Design fp32mult, start of the top module:
module fp32mult (
    input  wire [31:0] x1,
    input  wire [31:0] x2,
    input  wire        en,
    input  wire        rst,
    input  wire        clk,
    output wire [31:0] y,
    output wire        ready
);
    wire [31:0] x1_reg;
    wire [31:0] x2_reg;
    fullreg #(32) reg_x1 (.clk(clk), .rst(rst), .clr(1'b0), .en(en), .d(x1), .q(x1_reg));
    fullreg #(32) reg_x2 (.clk(clk), .rst(rst), .clr(1'b0), .en(en), .d(x2), .q(x2_reg));
    wire sign1 = x1_reg[31];
    wire sign2 = x2_reg[31];
    wire [7:0] exp1 = x1_reg[30:23];
    wire [7:0] exp2 = x2_reg[30:23];
    wire [23:0] mant1 = {1'b1, x1_reg[22:0]};  
    wire [23:0] mant2 = {1'b1, x2_reg[22:0]};
    wire sign_result = sign1 ^ sign2;
    wire [7:0] exp_sum;
      wire en_d1;
    wire en_d2;
    exp_adder_bias exp_add_inst (
        .exp1(exp1),
        .exp2(exp2),
        .exp_out(exp_sum)
    );
    wire [47:0] mant_product;
    mult24 mult_inst (
        .a(mant1),
  ...
Size in the first run: roughly 2500 cells after synthesis, roughly 98 flip-flops, roughly 100 I/O pins, about 0.023 mm2 of cells after synthesis.
export LEC_CHECK = 0
export CAP_MARGIN = 25
export CELL_PAD_IN_SITES_DETAIL_PLACEMENT = 0
export CORE_ASPECT_RATIO = 1.66
export CORE_MARGIN = 7
export CORE_UTILIZATION = 41
export CTS_CLUSTER_DIAMETER = 391
export GPL_ROUTABILITY_DRIVEN = 1
export MAX_ROUTING_LAYER = met5
export MIN_ROUTING_LAYER = met1
export PLACE_DENSITY_LB_ADDON = 0.02
export SETUP_SLACK_MARGIN = 1.48
export SLEW_MARGIN = 20
export TNS_END_PERCENT = 75
create_clock -name core_clock -period 11.0 [get_ports {clk}]
run.sh (not shown) runs the stock make flow with config.mk's settings and CLKGATE_MAP_FILE=.
Next try:
==> flow/config.mk (replaced) <==
export PLATFORM = sky130hd
export DESIGN_NAME = fp32mult
export DESIGN_NICKNAME = fp32mult
export VERILOG_FILES = /design/flow/design.v
export SDC_FILE = /design/flow/constraint.sdc
export NUM_CORES = 4
export LEC_CHECK = 0
export CAP_MARGIN = 35
export CORE_MARGIN = 2
export CORE_UTILIZATION = 71
export CTS_CLUSTER_DIAMETER = 30
export CTS_CLUSTER_SIZE = 80
export GPL_ROUTABILITY_DRIVEN = 1
export MIN_ROUTING_LAYER = met1
export PLACE_DENSITY_LB_ADDON = 0.02
export SETUP_SLACK_MARGIN = 2.11
export SLEW_MARGIN = 20
export TNS_END_PERCENT = 95
==> flow/constraint.sdc (replaced) <==
create_clock -name core_clock -period 7.19 [get_ports {clk}]
set_input_delay 1.4380 -clock core_clock [delete_from_list [all_inputs] [get_ports {clk}]]
set_output_delay 1.4380 -clock core_clock [all_outputs]
set_load 0.01 [all_outputs]
This time the run produced a layout that fails on negative setup slack.
Global-route usage goes up by 17 points.
Setup slack gets worse by 2500 ps.
Wire length goes down by 3.0%.
Next try:
==> flow/config.mk (replaced) <==
export PLATFORM = sky130hd
export DESIGN_NAME = fp32mult
export DESIGN_NICKNAME = fp32mult
export VERILOG_FILES = /design/flow/design.v
export SDC_FILE = /design/flow/constraint.sdc
export NUM_CORES = 4
export LEC_CHECK = 0
export CAP_MARGIN = 20
export CORE_MARGIN = 2
export CORE_UTILIZATION = 65
export SLEW_MARGIN = 20
==> flow/constraint.sdc (replaced) <==
create_clock -name core_clock -period 6.78 [get_ports {clk}]
set_input_delay 1.3560 -clock core_clock [delete_from_list [all_inputs] [get_ports {clk}]]
set_output_delay 1.3560 -clock core_clock [all_outputs]
set_load 0.01 [all_outputs]
The changed run produced a layout that fails on negative setup slack.
Cell count grows by 3.1%.
Cell area is higher by 1.6%.
Clock skew is lower by 3.1 ps.
Routed wire length fell by 10%.
Non-clock buffer count went up by 42.
Global-route usage goes down by 4.3 points.
Next try:
--- a/flow/config.mk
+++ b/flow/config.mk
@@ -8,4 +8,9 @@
 export CAP_MARGIN = 20
+export CORE_ASPECT_RATIO = 0.83
 export CORE_MARGIN = 2
-export CORE_UTILIZATION = 65
+export CORE_UTILIZATION = 72
+export CTS_CLUSTER_SIZE = 82
+export HOLD_SLACK_MARGIN = -0.04
+export MAX_ROUTING_LAYER = met4
+export PLACE_DENSITY_LB_ADDON = 0.06
 export SLEW_MARGIN = 20
The changed run ran to the end with violations: negative setup slack.
Global-route usage rises by 14 points.
Worst hold slack gains 13 ps.
Sequential share of layout area hardly moves.
Register-to-register slack loses 230 ps.
Next try:
==> flow/config.mk (replaced) <==
export PLATFORM = sky130hd
export DESIGN_NAME = fp32mult
export DESIGN_NICKNAME = fp32mult
export VERILOG_FILES = /design/flow/design.v
export SDC_FILE = /design/flow/constraint.sdc
export NUM_CORES = 4
export LEC_CHECK = 0
export CAP_MARGIN = 20
export CORE_MARGIN = 2
export CORE_UTILIZATION = 72
export CTS_CLUSTER_SIZE = 33
export PLACE_DENSITY_LB_ADDON = 0.08
export SLEW_MARGIN = 20
==> flow/constraint.sdc (replaced) <==
create_clock -name core_clock -period 6.81 [get_ports {clk}]
set_input_delay 1.3620 -clock core_clock [delete_from_list [all_inputs] [get_ports {clk}]]
set_output_delay 1.3620 -clock core_clock [all_outputs]
set_load 0.01 [all_outputs]
What happened: The changed run finished but fails on negative setup slack; wire length is lower by 8.3%; register-to-register slack is better by 30 ps; final area goes down by 2.1%; worst hold slack got worse by 16 ps; critical path depth rose by 1; setup slack improves by 34 ps; die area hardly moves; maximum frequency hardly moves.
Next try:
--- a/flow/config.mk
+++ b/flow/config.mk
@@ -9,5 +9,3 @@
 export CORE_MARGIN = 2
-export CORE_UTILIZATION = 72
-export CTS_CLUSTER_SIZE = 33
-export PLACE_DENSITY_LB_ADDON = 0.08
+export CORE_UTILIZATION = 40
 export SLEW_MARGIN = 20
==> flow/constraint.sdc (replaced) <==
create_clock -name core_clock -period 10.0 [get_ports {clk}]
set_input_delay 2.0000 -clock core_clock [delete_from_list [all_inputs] [get_ports {clk}]]
set_output_delay 2.0000 -clock core_clock [all_outputs]
set_load 0.01 [all_outputs]
This time the run passed the timing, design-rule and antenna checks.
Wire length is lower by 18%.
Via count is lower by 17%.
Clock skew is lower by 11 ps.
